yarrow:
==> flow/design.v <==
module multiplier #(parameter width_p="inv")
  ( input      [width_p-1:0] a_i
  , input      [width_p-1:0] b_i
  , output [(2*width_p)-1:0] c_o
  );
  assign c_o = a_i * b_i;
endmodule
module chip_top
  ( input          clk_i
  , input          reset_i
  , input          v_i
  , input  [31:0]  a_i
  , input  [31:0]  b_i
  , output         v_o
  , output [63:0]  c_o
  );
  reg        v_r, v_o_r;
  reg [31:0] a_r, b_r;
  reg [63:0] c_r;
  wire [63:0] c_n;
  multiplier #(.width_p(32)) MULT
    (.a_i(a_r)
    ,.b_i(b_r)
    ,.c_o(c_n)
    );
  always @(posedge clk_i) begin
    if (reset_i) begin
      v_r   <= 1'b0;
      v_o_r <= 1'b0;
    end else begin
      v_r   <= v_i;
      v_o_r <= v_r;
    end
    a_r <= a_i;
    b_r <= b_i;
    c_r <= c_n;
  end
  assign v_o = v_o_r;
  assign c_o = c_r;
endmodule
export LEC_CHECK = 0
export CAP_MARGIN = 5
export CORE_MARGIN = 2
export CORE_UTILIZATION = 72
export CTS_CLUSTER_DIAMETER = 362
export CTS_CLUSTER_SIZE = 45
export HOLD_SLACK_MARGIN = -0.09
export PLACE_DENSITY_LB_ADDON = 0.0
export SETUP_SLACK_MARGIN = -0.39
export SLEW_MARGIN = 40
create_clock -name core_clock -period 4.04 [get_ports {clk_i}]
run.sh (not shown) runs the stock make flow with config.mk's settings and CLKGATE_MAP_FILE=.
Tool error GRT-0232 stopped yarrow during global routing (5_1_grt); no final results.
#### Input delta (raven over yarrow)
Settings: removing CTS_CLUSTER_SIZE (formerly 45); removing PLACE_DENSITY_LB_ADDON (formerly 0.0); removing SETUP_SLACK_MARGIN (formerly -0.39); removing CTS_CLUSTER_DIAMETER (formerly 362); removing HOLD_SLACK_MARGIN (formerly -0.09); changing CAP_MARGIN from 5 to 40; changing SLEW_MARGIN from 40 to 20; changing the clock period (ns, I/O delays scaled along) from 4.04 to 7.05.
==> comparison <==
- Diff raven..yarrow | number of standard-cell rows in the floorplan | unchanged
- Post-placement cell area in raven vs yarrow: down about 2.5%
- Diff raven..yarrow | cts-stage hold buffer count | unchanged
- Diff yarrow and raven: worst setup slack before clock tree synthesis higher in raven
- Compared raven against yarrow; chip area within noise.
- Status for yarrow and raven: no clean run
- The log for yarrow ends in global routing (5_1_grt) with error GRT-0232, so the run never completed.
- yarrow has a higher number of placed instances, taps included than raven.
- Routability-driven placement congestion ratio went down by a few percent going from yarrow to raven.
The following lists how juniper was set up differently from raven:
Settings: a change of CORE_UTILIZATION from 72 to 40; a change of CAP_MARGIN from 40 to 20; a change of the clock period (ns, I/O delays scaled along) from 7.05 to 7.5.
Results
Taking raven as the reference point, the total die size of juniper rises by about 80%.
Compared with raven, juniper shows a higher final setup TNS.
juniper | stages: all done | timing, DRC, antenna: all pass
Flip-flop and latch share of the layout cell area: juniper vs raven — no meaningful difference

Setup of run 1:
Starts from the design.v that is shown in full above.
make LEC_CHECK=0 CAP_MARGIN=20 CORE_MARGIN=2 CORE_UTILIZATION=72 PLACE_DENSITY=0.67 SLEW_MARGIN=20 finish   # period 4.08 ns
Run 1 failed in global routing with GRT-0232.
> inputs changed (run 1 -> run 2)
# run 1
export LEC_CHECK = 0
export CAP_MARGIN = 20
export CORE_MARGIN = 2
export CORE_UTILIZATION = 72
export PLACE_DENSITY = 0.67
export SLEW_MARGIN = 20
create_clock -name core_clock -period 4.08 [get_ports {clk_i}]
# run 2
export LEC_CHECK = 0
export CAP_MARGIN = 20
export CORE_MARGIN = 2
export CORE_UTILIZATION = 67
export CTS_CLUSTER_SIZE = 89
export SETUP_SLACK_MARGIN = 1.22
export SLEW_MARGIN = 20
create_clock -name core_clock -period 6.99 [get_ports {clk_i}]
==> results <==
- The flow completed for run 2, but it is not clean: the layout still shows setup timing.
- Going from run 1 to run 2, number of buffers added for setup after CTS rose about 100%, share of synthesized cell area in full adder, half adder and majority cells held, area inside the core boundary went up 3700 sq um.
#### Input delta (run 3 over run 2)
# run 2
export LEC_CHECK = 0
export CAP_MARGIN = 20
export CORE_MARGIN = 2
export CORE_UTILIZATION = 67
export CTS_CLUSTER_SIZE = 89
export SETUP_SLACK_MARGIN = 1.22
export SLEW_MARGIN = 20
create_clock -name core_clock -period 6.99 [get_ports {clk_i}]
# run 3
export LEC_CHECK = 0
export CAP_MARGIN = 20
export CORE_MARGIN = 2
export CORE_UTILIZATION = 65
export SLEW_MARGIN = 20
create_clock -name core_clock -period 6.12 [get_ports {clk_i}]
## What came out
- Finished, but not clean: run 3, with setup timing.
- Relative to run 2, the final cycle utilization of the critical path of run 3 is higher by 15 points.
- Number of nets in the final layout is higher on run 3
- Run 3 against run 2: total routing resource utilization after global routing increased 0.61 points.
- Taking run 2 as the reference, in run 3 met3 demand-to-capacity share in global routing has increased, initial antenna violation count shows an increase of 6, global routing met2 resource utilization went down 1.9 points.
- | design area | higher: run 3 |
- Relative area change from synthesis to final layout in run 3 is 3.7 points higher than in run 2

JK:
Starts from the design.v that is shown in full above.
clock: 7.5 ns
lec_check: 0
abc_area: 0
cap_margin: 20
cell_pad_in_sites_global_placement: 3
core_aspect_ratio: 1.98
core_margin: 9
core_utilization: 40
cts_cluster_diameter: 391
cts_cluster_size: 84
hold_slack_margin: 0.14
max_routing_layer: met5
min_routing_layer: met2
place_density_lb_addon: 0.17
setup_slack_margin: 0.34
slew_margin: 20
JK ran in full, but the layout does not pass; the checks complain about setup timing.
The inputs of MS differ from those of JK as listed below.
Settings: clearing CORE_ASPECT_RATIO, which used to be 1.98; putting GPL_TIMING_DRIVEN at 0 where nothing was set; clearing ABC_AREA, which used to be 0; clearing MAX_ROUTING_LAYER, which used to be met5; putting TNS_END_PERCENT at 65 where nothing was set; swapping 20 for 10 in CAP_MARGIN; swapping 391 for 233 in CTS_CLUSTER_DIAMETER; swapping 0.14 for 0.29 in HOLD_SLACK_MARGIN; putting CELL_PAD_IN_SITES_DETAIL_PLACEMENT at 1 where nothing was set; swapping 40 for 64 in CORE_UTILIZATION; clearing SETUP_SLACK_MARGIN, which used to be 0.34; clearing CELL_PAD_IN_SITES_GLOBAL_PLACEMENT, which used to be 3; swapping 84 for 71 in CTS_CLUSTER_SIZE; clearing PLACE_DENSITY_LB_ADDON, which used to be 0.17.
## What came out
Per the comparison of MS with JK, die extent in x grew by 10%; number of placed cells counting well taps shrank by about 11%; total die size shrank by 36%; vertical die size shrank by 42%; placed wire-length estimate grew by 12,000 um. No final results exist for MS, since it was stopped by error DPL-0033 during clock tree synthesis (4_1_cts).
Modified inputs, AL compared to MS
Settings: CAP_MARGIN changed from 10 to 20; TNS_END_PERCENT removed (was 65); CELL_PAD_IN_SITES_DETAIL_PLACEMENT removed (was 1); CORE_UTILIZATION changed from 64 to 40; CTS_CLUSTER_SIZE changed from 71 to 14; CORE_MARGIN changed from 9 to 6; CTS_CLUSTER_DIAMETER removed (was 233); HOLD_SLACK_MARGIN changed from 0.29 to 0.15; PLACE_DENSITY_LB_ADDON newly set to 0.07; MIN_ROUTING_LAYER removed (was met2).
Findings:
- Diff MS -> AL: post-placement setup slack shows a reduction of 370 ps, floorplan-stage core utilization shows a reduction of 24 points, routability-driven placement congestion ratio shows a reduction of about 25%, number of standard-cell rows in the floorplan shows an increase of 23.
- Final checks on AL, whose flow otherwise completed, came back failing, citing setup timing.
- The die height in MS is 0.818 times that in AL.
- Delta (AL minus MS): total placed cells including tap cells increased by about 9% relative to the old numbers; total die area increased by 49% relative to the old numbers; post-placement cell area increased by 1.4% relative to the old numbers.
The inputs of TR differ from those of AL as listed below.
Settings: putting MAX_ROUTING_LAYER at met5 where nothing was set; clearing PLACE_DENSITY_LB_ADDON, which used to be 0.07; clearing GPL_TIMING_DRIVEN, which used to be 0; swapping 14 for 57 in CTS_CLUSTER_SIZE; putting CTS_CLUSTER_DIAMETER at 391 where nothing was set; swapping 0.15 for 0.14 in HOLD_SLACK_MARGIN; putting ABC_AREA at 1 where nothing was set; putting MIN_ROUTING_LAYER at met2 where nothing was set; swapping 6 for 9 in CORE_MARGIN; putting CELL_PAD_IN_SITES_GLOBAL_PLACEMENT at 3 where nothing was set.
TR completed every stage of the flow, and the final layout passed the timing, DRC and antenna checks. The run showing the greater number of vias in the routed layout is TR. [compare] base=AL new=TR: layout clock buffer count -3; wire length -about 7%. Comparing AL against TR, there is no change at all in register bit count reported by yosys.

Starts from the design.v that is shown in full above.
clock: 7.5 ns
lec_check: 0
cap_margin: 20
cell_pad_in_sites_detail_placement: 1
core_margin: 9
core_utilization: 64
cts_cluster_diameter: 233
cts_cluster_size: 14
gpl_timing_driven: 0
hold_slack_margin: 0.29
min_routing_layer: met2
place_density_lb_addon: 0.07
slew_margin: 20
tns_end_percent: 65
The starting point never finished: it broke off in clock tree synthesis (4_1_cts).
Then changed:
Settings changed: CELL_PAD_IN_SITES_DETAIL_PLACEMENT 1 to default, CORE_MARGIN 9 to 2, CORE_UTILIZATION 64 to 48, CTS_CLUSTER_DIAMETER 233 to default, CTS_CLUSTER_SIZE 14 to 15, GPL_TIMING_DRIVEN 0 to default, HOLD_SLACK_MARGIN 0.29 to default, MIN_ROUTING_LAYER met2 to default, PLACE_DENSITY_LB_ADDON 0.07 to default, SETUP_SLACK_MARGIN from default to -0.7, TNS_END_PERCENT 65 to default.
Outcome: The changed run produced a layout that fails on negative setup slack. Area after synthesis is unchanged. Die size climbs by 19%. Synthesized cell count does not change.
Then changed:
Settings changed: CAP_MARGIN 20 to 0, CORE_UTILIZATION 48 to 70, CTS_CLUSTER_DIAMETER from default to 234, CTS_CLUSTER_SIZE 15 to 100, SETUP_SLACK_MARGIN -0.7 to default, TNS_END_PERCENT from default to 10.
After rerunning:
- This time the run went through all stages and came out clean
- cell count fell by a little under a tenth
- core utilization grows by 23 points
- synthesized cell count does not change
- fmax rises by a little under a tenth
- first-iteration DRC count goes up by well over a third
- global-route usage climbs by 13 points
- die area is lower by a quarter to a third
- synthesized area is unchanged
- worst setup slack gets better by 0.57 ns
Then changed:
Settings changed: ABC_AREA from default to 1, CAP_MARGIN 0 to 20, CELL_PAD_IN_SITES_GLOBAL_PLACEMENT from default to 3, CORE_UTILIZATION 70 to 30, CTS_CLUSTER_DIAMETER 234 to 253, CTS_CLUSTER_SIZE 100 to 96, PLACE_DENSITY from default to 0.87, SLEW_MARGIN 20 to 0, TNS_END_PERCENT 10 to 25.
Flip-flop count does not change.
Count of clock-buffer cells in the layout shrinks by 1.
Utilization shrinks by 45 points.
Synthesized cell count grows by 33%.
